v1:
==> flow/design.v <==
module JAM (
input CLK,
input RST,
output reg [2:0] W,
output reg [2:0] J,
input [6:0] Cost,
output reg [3:0] MatchCount,
output reg [9:0] MinCost,
output reg Valid );
reg [5:0]state;
reg [2:0]num[0:7];
reg [4:0]ix;
reg [9:0]tempCost;
reg [4:0]changePoint;
reg [4:0]n;
reg [4:0]max_min_pos;
reg [4:0]max_min_value;
always @(posedge CLK or posedge RST) 
begin
    if(RST)
    begin
		  W <= 0;
		  J <= 0;
		  Valid <= 0;
		  num[0] <= 0;
		  num[1] <= 1;
		  num[2] <= 2;
		  num[3] <= 3;
		  num[4] <= 4;
		  num[5] <= 5;
		  num[6] <= 6;
		  num[7] <= 7;
		  state <= 0;
		  ix <= 1;
		  tempCost <= 0;
		  MatchCount <= 0;
		  MinCost <= 1023;
		  changePoint <= 0;
		  n <= 10;
		  max_min_pos <= 0;
		  max_min_value <= 10;
    end
    else 
    begin
		case(state)
			5'd0:
			begin
				if(ix > 8)
				begin
					if(tempCost < MinCost)
					begin
						MatchCount <= 1;
						MinCost <= tempCost;
					end
					else if(tempCost == MinCost)
					begin
						MatchCount <= MatchCount + 1;
					end
					ix <= 1;
					tempCost <= 0;
					state <= 1;
				end
				else if(ix == 8)
				begin
					tempCost <= tempCost + Cost;
					ix <= ix + 1;
				end
				else
				begin
					tempCost <= tempCost + Cost;
					W <= ix;
					J <= num[ix];
					ix <= ix + 1;
				end
			end
			5'd1:
			begin
				if(num[7] > num[6])
				begin
					num[6] <= num[7];
					num[7] <= num[6];
					state <= 0;
					W <= 0;
					J <= num[0];
				end
				else if(num[6] > num[5])
				begin
					 if(num[7] > num[5] && num[7] < num[6])
					 begin
						num[7] <= num[6];
						num[5] <= num[7];
						num[6] <= num[5];
						state <= 0;
						W <= 0;
						J <= num[0];
					 end
					 else
					 begin
						num[5] <= num[6];
						num[6] <= num[7];
						num[7] <= num[5];
						state <= 0;
						W <= 0;
						J <= num[0];
					 end
				end
				else if(num[5] > num[4])
				begin
						if(num[6] < num[4] && ((num[7] < num[4]) || num[5] < num[7]) )
						begin
							num[4] <= num[5];
							num[5] <= num[7];
							num[7] <= num[4];
						end
						else if(num[6] > num[4] && num[5] > num[6] && num[7] < num[4])
						begin
							num[4] <= num[6];
							num[5] <= num[7];
							num[6] <= num[4];
							num[7] <= num[5];
						end
						else if(num[7] > num[4] && num[7] < num[6] && num[7] < num[5])
						begin
							num[4] <= num[7];
							num[5] <= num[4];
							num[7] <= num[5];
						end
						state <= 0;
						W <= 0;
						J <= num[0];
				end
				else if(num[4] > num[3])
				begin
					changePoint <= 3;
					state <= 2;
					n <= 4;
				end
				else if(num[3] > num[2])
				begin
					changePoint <= 2;
					state <= 2;
					n <= 3;
				end
				else if(num[2] > num[1])
				begin
					changePoint <= 1;
					state <= 2;
					n <= 2;
				end
				else if(num[1] > num[0])
				begin
					changePoint <= 0;
					state <= 2;
					n <= 1;
				end
				else
					state <= 4;
			end
			5'd2:
			begin
				if(n >= 8)
				begin
					num[changePoint] <= num[max_min_pos];
					num[max_min_pos] <= num[changePoint];
					state <= 3;
					max_min_value <= 10;
				end
				else
				begin
					if(num[n] > num[changePoint] && num[n] < max_min_value)
					begin
						max_min_pos <= n;
						max_min_value <= num[n];
					end
					n <= n + 1;
				end
			end
			5'd3:
			begin
				if(changePoint == 4)
				begin
					num[5] <= num[7];
					num[7] <= num[5];
				end
				else if(changePoint == 3)
				begin
					num[4] <= num[7];
					num[5] <= num[6];
					num[6] <= num[5];
					num[7] <= num[4];
				end
				else if(changePoint == 2)
				begin
					num[3] <= num[7];
					num[4] <= num[6];
					num[6] <= num[4];
					num[7] <= num[3];
				end
				else if(changePoint == 1)
				begin
					num[2] <= num[7];
					num[3] <= num[6];
					num[4] <= num[5];
					num[5] <= num[4];
					num[6] <= num[3];
					num[7] <= num[2];
				end
				else if(changePoint == 0)
				begin
					num[1] <= num[7];
					num[2] <= num[6];
					num[3] <= num[5];
					num[5] <= num[3];
					num[6] <= num[2];
					num[7] <= num[1];
				end
					state <= 0;
					W <= 0;
					J <= num[0];
			end
			5'd4:
			begin
				Valid <= 1;
			end
		endcase
    end
end
endmodule
clock: 4.69 ns
lec_check: 0
abc_area: 1
cap_margin: 5
core_aspect_ratio: 0.9
core_margin: 2
core_utilization: 72
cts_cluster_diameter: 223
cts_cluster_size: 100
hold_slack_margin: 0.3
setup_slack_margin: 0.54
slew_margin: 40
tns_end_percent: 80
run.sh (not shown) runs the stock make flow with config.mk's settings and CLKGATE_MAP_FILE=.
In summary, v1 completed successfully, with a layout that passed the timing, DRC and antenna checks.
Input-level comparison between v42 and v1:
- CORE_ASPECT_RATIO no longer set, was 0.9
- TNS_END_PERCENT no longer set, was 80
- SETUP_SLACK_MARGIN no longer set, was 0.54
- ABC_AREA no longer set, was 1
- CTS_CLUSTER_SIZE no longer set, was 100
- CORE_UTILIZATION now 40, was 72
- SLEW_MARGIN now 20, was 40
- CTS_CLUSTER_DIAMETER no longer set, was 223
- CAP_MARGIN now 20, was 5
- HOLD_SLACK_MARGIN no longer set, was 0.3
- the clock period (ns, I/O delays scaled along) now 3.72, was 4.69
==> results <==
- Per the comparison of v42 with v1, number of placed cells counting well taps went down about 10%, cell area held.
- v42 consumes more power than v1 does.
- Between v42 and v1, final routed wire length divided by cell count is lower for v1, v42 comes in above that.
Modified inputs, v52 compared to v42
- ABC_AREA now 1, previously not set
- GPL_ROUTABILITY_DRIVEN now 0, previously not set
- CORE_UTILIZATION now 65, was 40
- the clock period (ns, I/O delays scaled along) now 2.42, was 3.72
==> results <==
Complete run, failing final checks: v52, reason negative setup slack. Taking v52 over v42, the placement-stage cell area ratio works out to 1.08. v52 against v42: number of global-route vias before repair shows an increase of 21%, maximum frequency from static timing analysis now sits higher, critical path depth has increased, portion of total power attributed to the clock network shows an increase of 1.5 points, number of setup violations in the final report grew by 10. Comparing the two runs side by side, v52 comes out behind v42 on first-pass GRT wire length. Going from v42 to v52, area fraction in full adders, half adders and majority gates saw a decrease; area of all placed cells without fillers grew by 13%.
Modified inputs, v14 compared to v52
- removing GPL_ROUTABILITY_DRIVEN (formerly 0)
- setting CTS_CLUSTER_SIZE to 100 for the first time
- setting CTS_CLUSTER_DIAMETER to 396 for the first time
- removing ABC_AREA (formerly 1)
- changing CORE_UTILIZATION from 65 to 64
- changing the clock period (ns, I/O delays scaled along) from 2.42 to 8.0
Results
v14 ended with every stage complete and zero timing, DRC or antenna violations.
Tally of clock buffers in the finished layout sits lower in v14 than in v52.
Going from v52 to v14, total met2 wirelength after detailed routing shrank by more than 10%.
v14 has more setup slack than v52.
v14 vs. v52: cell area decreased by 17% relative to the old numbers, maximum clock frequency decreased by 120 MHz relative to the old numbers, area taken by flip-flops and latches closely matched the old numbers.
The critical path depth in v14 sits 6 below the value recorded for v52.
Setup changes, v14 to v7
- setting ABC_AREA to 1 for the first time
- setting SETUP_SLACK_MARGIN to 1.88 for the first time
- changing CTS_CLUSTER_DIAMETER from 396 to 219
### Flow results
In summary, v14 completed successfully, with a layout that passed the timing, DRC and antenna checks.
Every stage of the flow completed for v7, and the final layout passed the timing, DRC and antenna checks.
Against v14, v7 reports a transition time at the pin with the least slew margin that is lower.
From v14 to v7 the numbers moved as follows: leakage power figure up 31%; synthesis area per yosys moved up; first-iteration DRC count picked up an extra 27%.


build 54:
// JAM: RTL as listed in full above, without the edits since
export LEC_CHECK = 0
export ABC_AREA = 1
export CAP_MARGIN = 25
export CELL_PAD_IN_SITES_DETAIL_PLACEMENT = 0
export CELL_PAD_IN_SITES_GLOBAL_PLACEMENT = 3
export CORE_MARGIN = 2
export CORE_UTILIZATION = 40
export CTS_CLUSTER_SIZE = 67
export GPL_ROUTABILITY_DRIVEN = 0
export GPL_TIMING_DRIVEN = 0
export HOLD_SLACK_MARGIN = 0.13
export MIN_ROUTING_LAYER = met2
export PLACE_DENSITY = 0.55
export SLEW_MARGIN = 25
create_clock -name core_clock -period 8.0 [get_ports {CLK}]
Build 54: no failed stages, no open violations at the end
Inputs modified between build 54 and build 83:
- PLACE_DENSITY no longer set, was 0.55
- SETUP_SLACK_MARGIN now -0.78, previously not set
- CTS_CLUSTER_SIZE now 99, was 67
- CELL_PAD_IN_SITES_DETAIL_PLACEMENT no longer set, was 0
- CAP_MARGIN now 20, was 25
- SLEW_MARGIN now 20, was 25
- CTS_CLUSTER_DIAMETER now 392, previously not set
- GPL_ROUTABILITY_DRIVEN no longer set, was 0
- CORE_ASPECT_RATIO now 1.04, previously not set
- CELL_PAD_IN_SITES_GLOBAL_PLACEMENT now 2, was 3
- HOLD_SLACK_MARGIN no longer set, was 0.13
- PLACE_DENSITY_LB_ADDON now 0.3, previously not set
- GPL_TIMING_DRIVEN no longer set, was 0
- MIN_ROUTING_LAYER no longer set, was met2
- ABC_AREA no longer set, was 1
[summary]
On total power draw: between build 83 and build 54, it ends up higher for build 83.
The highest clock frequency the design can meet reported for build 83 is smaller than that of build 54 by 7.9%.
On yosys synthesis chip area: build 83 sits below build 54.
Growth of design area from synthesis to finish: build 83 vs build 54 down 1.8 points
The number of nets at floorplan reported for build 83 is smaller than that of build 54 by 232.
The lower logic gate share of total power of build 83 and build 54 is in build 83.
On register area, build 83 and build 54 are basically level.
Count of buffering cells on the critical path with inverters included in build 83 is 2 below build 54.
Between build 83 and build 54, it is build 83 whose die area is lower, by about 5%.
--- input diff build 83..build 15 ---
- removing SETUP_SLACK_MARGIN (formerly -0.78)
- removing PLACE_DENSITY_LB_ADDON (formerly 0.3)
- setting ABC_AREA to 1 for the first time
- changing CTS_CLUSTER_SIZE from 99 to 100
- removing CELL_PAD_IN_SITES_GLOBAL_PLACEMENT (formerly 2)
- changing CTS_CLUSTER_DIAMETER from 392 to 194
- changing CORE_UTILIZATION from 40 to 64
- removing CORE_ASPECT_RATIO (formerly 1.04)
- setting TNS_END_PERCENT to 5 for the first time
[summary]
The cell count listed in synth_stat.txt in build 15 sits 232 above the value recorded for build 83. Compared with build 83, build 15 shows a lower proportion of power drawn by the clock network. In the flow results for build 83 and build 15, the sum of buffers and inverters on the critical path is larger on build 15. The number of cells in the finished layout apart from fillers in build 15 sits 15% above the value recorded for build 83. Fraction of the mapped netlist area in adder cells: build 15 < build 83. The half-perimeter wire length after detailed placement of build 15 exceeds that of build 83 by 140 um. Of build 83 and build 15, the higher post-route clock period utilization belongs to build 83. [compare] base=build 83 new=build 15: total wire length shrank by 2.5%; cell count after synthesis went up by 28%. Build 15: no failed stages, no open violations at the end.
Relative to build 15, the following input files were edited for build 35:
- putting SETUP_SLACK_MARGIN at -0.78 where nothing was set
- swapping 64 for 40 in CORE_UTILIZATION
- clearing TNS_END_PERCENT, which used to be 5
- swapping 194 for 337 in CTS_CLUSTER_DIAMETER
- putting CELL_PAD_IN_SITES_GLOBAL_PLACEMENT at 2 where nothing was set
- swapping 100 for 46 in CTS_CLUSTER_SIZE
- clearing ABC_AREA, which used to be 1
### Flow results
- Build 35 closes out successfully: all stages finished, all timing, DRC and antenna checks passed.
- Looking at the reports, build 15 completed the entire flow and the layout it produced met the timing, DRC and antenna checks.
- Build 35: number of combinational gates with multiple inputs lower than build 15
- Final wirelength: build 35 vs build 15 up 1000 um
- met1 track utilization from global routing was higher in the run labelled build 15.
- Measured against each other, build 35 and build 15 differ in number of nets in the final layout, the higher figure coming from build 15.
- Row area reported by Yosys stat: build 35 lower / build 15 higher
- Higher multi-input gate share of total cell area goes to build 15 over build 35.
- Switching power (lower): build 15
- NOTE: die boundary height in build 35 exceeds that of build 15
- Worst setup margin for build 35: 670 ps down relative to build 15
- Of the two values seen for start point of the critical path, changePoint[1]$_DFFE_PP0P_ was produced by build 15 and changePoint[0]$_DFFE_PP0P_ by build 35.
- The number of signal-net buffers in the layout number comes out lower for build 15 vs build 35.
- For build 15, the capture point of the critical path was max_min_value[2]$_DFFE_PP0P_, unlike build 35, where it was max_min_pos[0]$_DFFE_PP0P_.
- Number of tap cells added at floorplan (lower): build 15
Power figures rest on the tool's default switching activity, not on a simulated workload.
